==> inputs of v9 <==
==> flow/design.v <==
`timescale 1ns / 1ps
module ControlUnit (
    input  logic        clk,
    input  logic        reset,
    input  logic [31:0] instrCode,
    output logic        regFileWe,
    output logic [ 3:0] aluControl,
    output logic        aluSrcMuxSel,
    output logic        dataWe,
    output logic [ 2:0] RFWDSrcMuxSel,
    output logic        branch,
    output logic        jal,
    output logic        jalr,
    output logic        PCEn,
    output logic        transfer,
    input  logic        ready
);
    wire [6:0] opcode = instrCode[6:0];
    wire [3:0] operators = {
        instrCode[30], instrCode[14:12]
    };   
    logic [10:0] signals;
    assign {PCEn, regFileWe, aluSrcMuxSel, dataWe, RFWDSrcMuxSel, branch, jal, jalr,transfer} = signals;
    typedef enum {
        FETCH,
        DECODE,
        R_EXE,
        I_EXE,
        B_EXE,
        LU_EXE,
        AU_EXE,
        J_EXE,
        JL_EXE,
        S_EXE,
        S_MEM,
        L_EXE,
        L_MEM,
        L_WB
    } state_e;
    state_e state, state_next;
    always_ff @(posedge clk, posedge reset) begin
        if (reset) state <= FETCH;
        else state <= state_next;
    end
    always_comb begin
        state_next = state;
        case (state)
            FETCH:  state_next = DECODE;
            DECODE: begin
                case (opcode)
                    7'b0110011:  state_next = R_EXE;
                    7'b0100011:  state_next = S_EXE;
                    7'b0000011:  state_next = L_EXE;
                    7'b0010011:  state_next = I_EXE;
                    7'b1100011:  state_next = B_EXE;
                    7'b0110111: state_next = LU_EXE;
                    7'b0010111: state_next = AU_EXE;
                    7'b1101111:  state_next = J_EXE;
                    7'b1100111: state_next = JL_EXE;
                endcase
            end
            R_EXE:  state_next = FETCH;
            S_EXE:  state_next = S_MEM;
            S_MEM:  if (ready) state_next = FETCH;
            L_EXE:  state_next = L_MEM;
            L_MEM:  if (ready) state_next = L_WB;
            L_WB:   state_next = FETCH;
            I_EXE:  state_next = FETCH;
            B_EXE:  state_next = FETCH;
            LU_EXE: state_next = FETCH;
            AU_EXE: state_next = FETCH;
            J_EXE:  state_next = FETCH;
            JL_EXE: state_next = FETCH;
        endcase
    end
    always_comb begin
        signals = 11'b0_0_0_0_000_0_0_0_0;
        aluControl = operators;
        case (state)
            FETCH:  signals = 11'b1_0_0_0_000_0_0_0_0;
            DECODE: signals = 11'b0_0_0_0_000_0_0_0_0;
            R_EXE:  signals = 11'b0_1_0_0_000_0_0_0_0;
            S_EXE: begin
                signals    = 11'b0_0_1_0_000_0_0_0_0;
                aluControl = 4'b0000;
            end
            S_MEM:  signals = 11'b0_0_1_1_000_0_0_0_1;
            L_EXE: begin
                signals = 11'b0_0_1_0_001_0_0_0_0;
                aluControl = 4'b0000;
            end
            L_MEM:  signals = 11'b0_0_1_0_001_0_0_0_1;
            L_WB:   signals = 11'b0_1_1_0_001_0_0_0_0;
            I_EXE: begin
                signals = 11'b0_1_1_0_000_0_0_0_0;
                if (operators == 4'b1101)
                    aluControl = operators;   
                else aluControl = {1'b0, operators[2:0]};   
            end
            B_EXE:  signals = 11'b0_0_0_0_000_1_0_0_0;
            LU_EXE: signals = 11'b0_1_0_0_010_0_0_0_0;
            AU_EXE: signals = 11'b0_1_0_0_011_0_0_0_0;
            J_EXE:  signals = 11'b0_1_0_0_100_0_1_0_0;
            JL_EXE: begin
                signals    = 11'b0_1_0_0_100_0_1_1_0;
                aluControl = 4'b0000;
            end
        endcase
    end
endmodule
`timescale 1ns / 1ps
module DataPath (
    input  logic        clk,
    input  logic        reset,
    input  logic        regFileWe,
    input  logic [ 3:0] aluControl,
    input  logic        aluSrcMuxSel,
    input  logic [ 2:0] RFWDSrcMuxSel,
    input  logic        branch,
    input  logic        jal,
    input  logic        jalr,
    input  logic        PCEn,
    output logic [31:0] instrMemAddr,
    input  logic [31:0] instrCode,
    output logic [31:0] dataAddr,
    output logic [31:0] dataWData,
    input  logic [31:0] dataRData
);
    logic [31:0] aluResult, RFData1, RFData2;
    logic [31:0] PCSrcData, PCOutData, PC_Imm_Adder_SrcMuxOut;
    logic [31:0] immExt, aluSrcMuxOut, RFWDSrcMuxOut;
    logic btaken, PCSrcMuxSel;
    logic [31:0] PC_Imm_AdderResult, PC_4_AdderResult, PCSrcMuxOut;
    logic [31:0] DecReg_RFData1, DecReg_RFData2, DecReg_immExt;
    logic [31:0] ExeReg_aluResult, ExeReg_RFData2, ExeReg_PCSrcMuxOut, MemAccReg_dataRData;
    assign instrMemAddr = PCOutData;
    assign dataAddr     = ExeReg_aluResult;
    assign dataWData    = ExeReg_RFData2;
    assign PCSrcMuxSel  = jal | (btaken & branch);
    RegisterFile U_RegFile (
        .clk(clk),
        .we(regFileWe),
        .RAddr1(instrCode[19:15]),
        .RAddr2(instrCode[24:20]),
        .WAddr(instrCode[11:7]),
        .WData(RFWDSrcMuxOut),
        .RData1(RFData1),
        .RData2(RFData2)
    );
    register U_DecReg_RFRD1 (
        .clk  (clk),
        .reset(reset),
        .d    (RFData1),
        .q    (DecReg_RFData1)
    );
    register U_DecReg_RFRD2 (
        .clk  (clk),
        .reset(reset),
        .d    (RFData2),
        .q    (DecReg_RFData2)
    );
    register U_ExeReg_RFRD2 (
        .clk  (clk),
        .reset(reset),
        .d    (DecReg_RFData2),
        .q    (ExeReg_RFData2)
    );
    mux_2x1 U_ALUSrcMux (
        .sel(aluSrcMuxSel),
        .x0 (DecReg_RFData2),
        .x1 (DecReg_immExt),
        .y  (aluSrcMuxOut)
    );
    register U_MemAccReg_dataRData (
        .clk  (clk),
        .reset(reset),
        .d    (dataRData),
        .q    (MemAccReg_dataRData)
    );
    mux_5x1 U_RFWDSrcMux (
        .sel(RFWDSrcMuxSel),
        .x0 (aluResult),
        .x1 (MemAccReg_dataRData),
        .x2 (DecReg_immExt),
        .x3 (PC_Imm_AdderResult),
        .x4 (PC_4_AdderResult),
        .y  (RFWDSrcMuxOut)
    );
    alu U_ALU (
        .aluControl(aluControl),
        .a(DecReg_RFData1),
        .b(aluSrcMuxOut),
        .btaken(btaken),
        .result(aluResult)
    );
    register U_ExeReg_ALU (
        .clk  (clk),
        .reset(reset),
        .d    (aluResult),
        .q    (ExeReg_aluResult)
    );
    extend U_ImmExtend (
        .instrCode(instrCode),
        .immExt(immExt)
    );
    register U_DecReg_ImmExtend (
        .clk  (clk),
        .reset(reset),
        .d    (immExt),
        .q    (DecReg_immExt)
    );
    mux_2x1 U_PC_Imm_Adder_SrcMux (
        .sel(jalr),
        .x0 (PCOutData),
        .x1 (RFData1),
        .y  (PC_Imm_Adder_SrcMuxOut)
    );
    adder U_PC_Imm_Adder (
        .a(DecReg_immExt),
        .b(PC_Imm_Adder_SrcMuxOut),
        .y(PC_Imm_AdderResult)
    );
    adder U_PC_4_Adder (
        .a(32'd4),
        .b(PCOutData),
        .y(PC_4_AdderResult)
    );
    mux_2x1 U_PCSrcMux (
        .sel(PCSrcMuxSel),
        .x0 (PC_4_AdderResult),
        .x1 (PC_Imm_AdderResult),
        .y  (PCSrcMuxOut)
    );
    register U_ExeReg_PCSrcMux (
        .clk  (clk),
        .reset(reset),
        .d    (PCSrcMuxOut),
        .q    (ExeReg_PCSrcMuxOut)
    );
    registerEn U_PC (
        .clk  (clk),
        .reset(reset),
        .en   (PCEn),
        .d    (ExeReg_PCSrcMuxOut),
        .q    (PCOutData)
    );
endmodule
module alu (
    input  logic [ 3:0] aluControl,
    input  logic [31:0] a,
    input  logic [31:0] b,
    output logic        btaken,
    output logic [31:0] result
);
    always_comb begin
        case (aluControl)
            4'b0000:    result = a + b;
            4'b1000:    result = a - b;
            4'b0001:    result = a << b;
            4'b0101:    result = a >> b;
            4'b1101:    result = $signed(a) >>> b[4:0];
            4'b0010:    result = ($signed(a) < $signed(b)) ? 1 : 0;
            4'b0011:   result = (a < b) ? 1 : 0;
            4'b0100:    result = a ^ b;
            4'b0110:     result = a | b;
            4'b0111:    result = a & b;
            default: result = 32'b0;
        endcase
    end
    always_comb begin : branch_processor
        btaken = 1'b0;
        case (aluControl[2:0])
            3'b000:    btaken = (a == b);
            3'b001:    btaken = (a != b);
            3'b100:    btaken = ($signed(a) < $signed(b));
            3'b101:    btaken = ($signed(a) >= $signed(b));
            3'b110:   btaken = (a < b);
            3'b111:   btaken = (a >= b);
            default: btaken = 1'b0;
        endcase
    end
endmodule
module register (
    input  logic        clk,
    input  logic        reset,
    input  logic [31:0] d,
    output logic [31:0] q
);
    always_ff @(posedge clk, posedge reset) begin
        if (reset) q <= 0;
        else q <= d;
    end
endmodule
module registerEn (
    input  logic        clk,
    input  logic        reset,
    input  logic        en,
    input  logic [31:0] d,
    output logic [31:0] q
);
    always_ff @(posedge clk, posedge reset) begin
        if (reset) q <= 0;
        else begin
            if (en) q <= d;
        end
    end
endmodule
module adder (
    input  logic [31:0] a,
    input  logic [31:0] b,
    output logic [31:0] y
);
    assign y = a + b;
endmodule
module RegisterFile (
    input  logic        clk,
    input  logic        we,
    input  logic [ 4:0] RAddr1,
    input  logic [ 4:0] RAddr2,
    input  logic [ 4:0] WAddr,
    input  logic [31:0] WData,
    output logic [31:0] RData1,
    output logic [31:0] RData2
);
    logic [31:0] RegFile[0:2**5-1];
    always_ff @(posedge clk) begin
        if (we) RegFile[WAddr] <= WData;
    end
    assign RData1 = (RAddr1 != 0) ? RegFile[RAddr1] : 32'b0;
    assign RData2 = (RAddr2 != 0) ? RegFile[RAddr2] : 32'b0;
endmodule
module mux_2x1 (
    input  logic        sel,
    input  logic [31:0] x0,
    input  logic [31:0] x1,
    output logic [31:0] y
);
    always_comb begin
        case (sel)
            1'b0:    y = x0;
            1'b1:    y = x1;
            default: y = 32'b0;
        endcase
    end
endmodule
module mux_5x1 (
    input  logic [ 2:0] sel,
    input  logic [31:0] x0,
    input  logic [31:0] x1,
    input  logic [31:0] x2,
    input  logic [31:0] x3,
    input  logic [31:0] x4,
    output logic [31:0] y
);
    always_comb begin
        y = 32'b0;
        case (sel)
            3'd0: y = x0;
            3'd1: y = x1;
            3'd2: y = x2;
            3'd3: y = x3;
            3'd4: y = x4;
        endcase
    end
endmodule
module extend (
    input  logic [31:0] instrCode,
    output logic [31:0] immExt
);
    wire [6:0] opcode = instrCode[6:0];
    wire [2:0] func3 = instrCode[14:12];
    always_comb begin
        immExt = 32'b0;
        case (opcode)
            7'b0110011: immExt = 32'b0;
            7'b0000011: immExt = {{20{instrCode[31]}}, instrCode[31:20]};
            7'b0100011:
            immExt = {{20{instrCode[31]}}, instrCode[31:25], instrCode[11:7]};
            7'b0010011: begin
                case (func3)
                    3'b001:  immExt = {27'b0, instrCode[24:20]};
                    3'b101:  immExt = {27'b0, instrCode[24:20]};
                    3'b011:  immExt = {20'b0, instrCode[31:20]};
                    default: immExt = {{20{instrCode[31]}}, instrCode[31:20]};
                endcase
            end
            7'b1100011:
            immExt = {
                {20{instrCode[31]}},
                instrCode[7],
                instrCode[30:25],
                instrCode[11:8],
                1'b0
            };
            7'b0110111: immExt = {instrCode[31:12], 12'b0};
            7'b0010111: immExt = {instrCode[31:12], 12'b0};
            7'b1101111:
            immExt = {
                {12{instrCode[31]}},
                instrCode[19:12],
                instrCode[20],
                instrCode[30:21],
                1'b0
            };
            7'b1100111: immExt = {{20{instrCode[31]}}, instrCode[31:20]};
            default: immExt = 32'b0;
        endcase
    end
endmodule
`timescale 1ns / 1ps
module RV32I_Core (
    input  logic        clk,
    input  logic        reset,
    input  logic [31:0] instrCode,
    output logic [31:0] instrMemAddr,
    output logic        dataWe,
    output logic [31:0] dataAddr,
    output logic [31:0] dataWData,
    input  logic [31:0] dataRData,
    output logic        transfer,
    input  logic        ready
);
    logic        regFileWe;
    logic [ 3:0] aluControl;
    logic        aluSrcMuxSel;
    logic [ 2:0] RFWDSrcMuxSel;
    logic        branch;
    logic        jal;
    logic        jalr;
    logic        PCEn;
    ControlUnit U_ControlUnit (.*);
    DataPath U_DataPath (.*);
endmodule
==> flow/run.sh <==
#!/bin/bash
# the make line also repeats each setting of config.mk as NAME=value (left out here)
make -C /OpenROAD-flow-scripts/flow DESIGN_CONFIG=/design/flow/config.mk WORK_HOME=/design/flow/orfs CLKGATE_MAP_FILE= finish
==> flow/config.mk <==
export PLATFORM = sky130hd
export DESIGN_NAME = RV32I_Core
export DESIGN_NICKNAME = RV32I_Core
export VERILOG_FILES = /design/flow/design.v
export SDC_FILE = /design/flow/constraint.sdc
export NUM_CORES = 4
export LEC_CHECK = 0
export ABC_AREA = 1
export CAP_MARGIN = 30
export CELL_PAD_IN_SITES_GLOBAL_PLACEMENT = 2
export CORE_ASPECT_RATIO = 0.57
export CORE_MARGIN = 2
export CORE_UTILIZATION = 59
export CTS_CLUSTER_DIAMETER = 263
export GPL_ROUTABILITY_DRIVEN = 1
export GPL_TIMING_DRIVEN = 0
export HOLD_SLACK_MARGIN = -0.02
export MIN_ROUTING_LAYER = met1
export PLACE_DENSITY_LB_ADDON = 0.2
export SETUP_SLACK_MARGIN = 2.65
export SLEW_MARGIN = 10
export TNS_END_PERCENT = 45
==> flow/constraint.sdc <==
create_clock -name core_clock -period 10.3 [get_ports {clk}]
set_input_delay 2.0600 -clock core_clock [delete_from_list [all_inputs] [get_ports {clk}]]
set_output_delay 2.0600 -clock core_clock [all_outputs]
set_load 0.01 [all_outputs]
==> v5: changes against v9 <==
Settings changed: ABC_AREA 1 to not set, CAP_MARGIN 30 to 15, CELL_PAD_IN_SITES_GLOBAL_PLACEMENT 2 to not set, CORE_ASPECT_RATIO 0.57 to not set, CORE_UTILIZATION 59 to 72, CTS_CLUSTER_DIAMETER 263 to 226, CTS_CLUSTER_SIZE set to 33, GPL_ROUTABILITY_DRIVEN 1 to not set, GPL_TIMING_DRIVEN 0 to not set, HOLD_SLACK_MARGIN -0.02 to not set, MIN_ROUTING_LAYER met1 to not set, PLACE_DENSITY_LB_ADDON 0.2 to not set, SETUP_SLACK_MARGIN 2.65 to not set, SLEW_MARGIN 10 to 20, TNS_END_PERCENT 45 to not set.
==> flow/constraint.sdc (replaced) <==
create_clock -name core_clock -period 4.37 [get_ports {clk}]
set_input_delay 0.8740 -clock core_clock [delete_from_list [all_inputs] [get_ports {clk}]]
set_output_delay 0.8740 -clock core_clock [all_outputs]
set_load 0.01 [all_outputs]
==> summary of the runs <==
Die area: v9 is larger than v5 (26%). Against v5, the synthesized cell count of v9 is higher by about 75%. Between v9 and v5, the lower synthesized area is in v5 (gap 3.4%, measured against v5). v9 failed in global placement without I/O (3_1_place_gp_skip_io). v5 aborted during clock tree synthesis (4_1_cts), error DPL-0033.

* * *

==> 01-23: inputs <==
Starts from the design.v that is shown in full above.
make LEC_CHECK=0 CAP_MARGIN=20 CORE_MARGIN=2 CORE_UTILIZATION=40 SLEW_MARGIN=20 finish   # period 7.32 ns
run.sh (not shown) runs the stock make flow with config.mk's settings and CLKGATE_MAP_FILE=.
==> 09-15: changes against 01-23 <==
CORE_UTILIZATION = 57   (was 40)
CTS_CLUSTER_DIAMETER = 28   (was unset)
MAX_ROUTING_LAYER = met4   (was unset)
SETUP_SLACK_MARGIN = 0.97   (was unset)
==> flow/constraint.sdc (replaced) <==
create_clock -name core_clock -period 4.07 [get_ports {clk}]
set_input_delay 0.8140 -clock core_clock [delete_from_list [all_inputs] [get_ports {clk}]]
set_output_delay 0.8140 -clock core_clock [all_outputs]
set_load 0.01 [all_outputs]
==> out/qor.txt <==
crit path DRT = 7.86 ns
DR WL/cell = 34.9 um
die area = 174000 um^2
GR Util met3 = 5.55%
TritonRoute pass-1 iters = 8
reg2reg path depth = 19
Die Span Y = 417 um
status = no timing/DRC/antenna violations
crit-path most repeated cell = buf_4
Internal Power = 0.0136 W
Tool Warnings = 88
first-pass GRT wire length = 350000 um
Hold Path Origin = U_DataPath.U_DecReg_RFRD2.q[21]$_DFF_PP0_
[end of results for 01-23]
==> out/qor.txt <==
status = complete, but fails checks
Layout Check Fails = setup timing
crit path DRT = 4.69 ns
Hold Path Origin = dataRData[26]
Internal Power = 0.0337 W
GR Util met3 = 19.6%
reg2reg path depth = 18
PnR worst setup slack = -1.53 ns
final setup vio count = 1109
[end of results for 09-15]
Power is estimated from default activity; no workload was simulated.
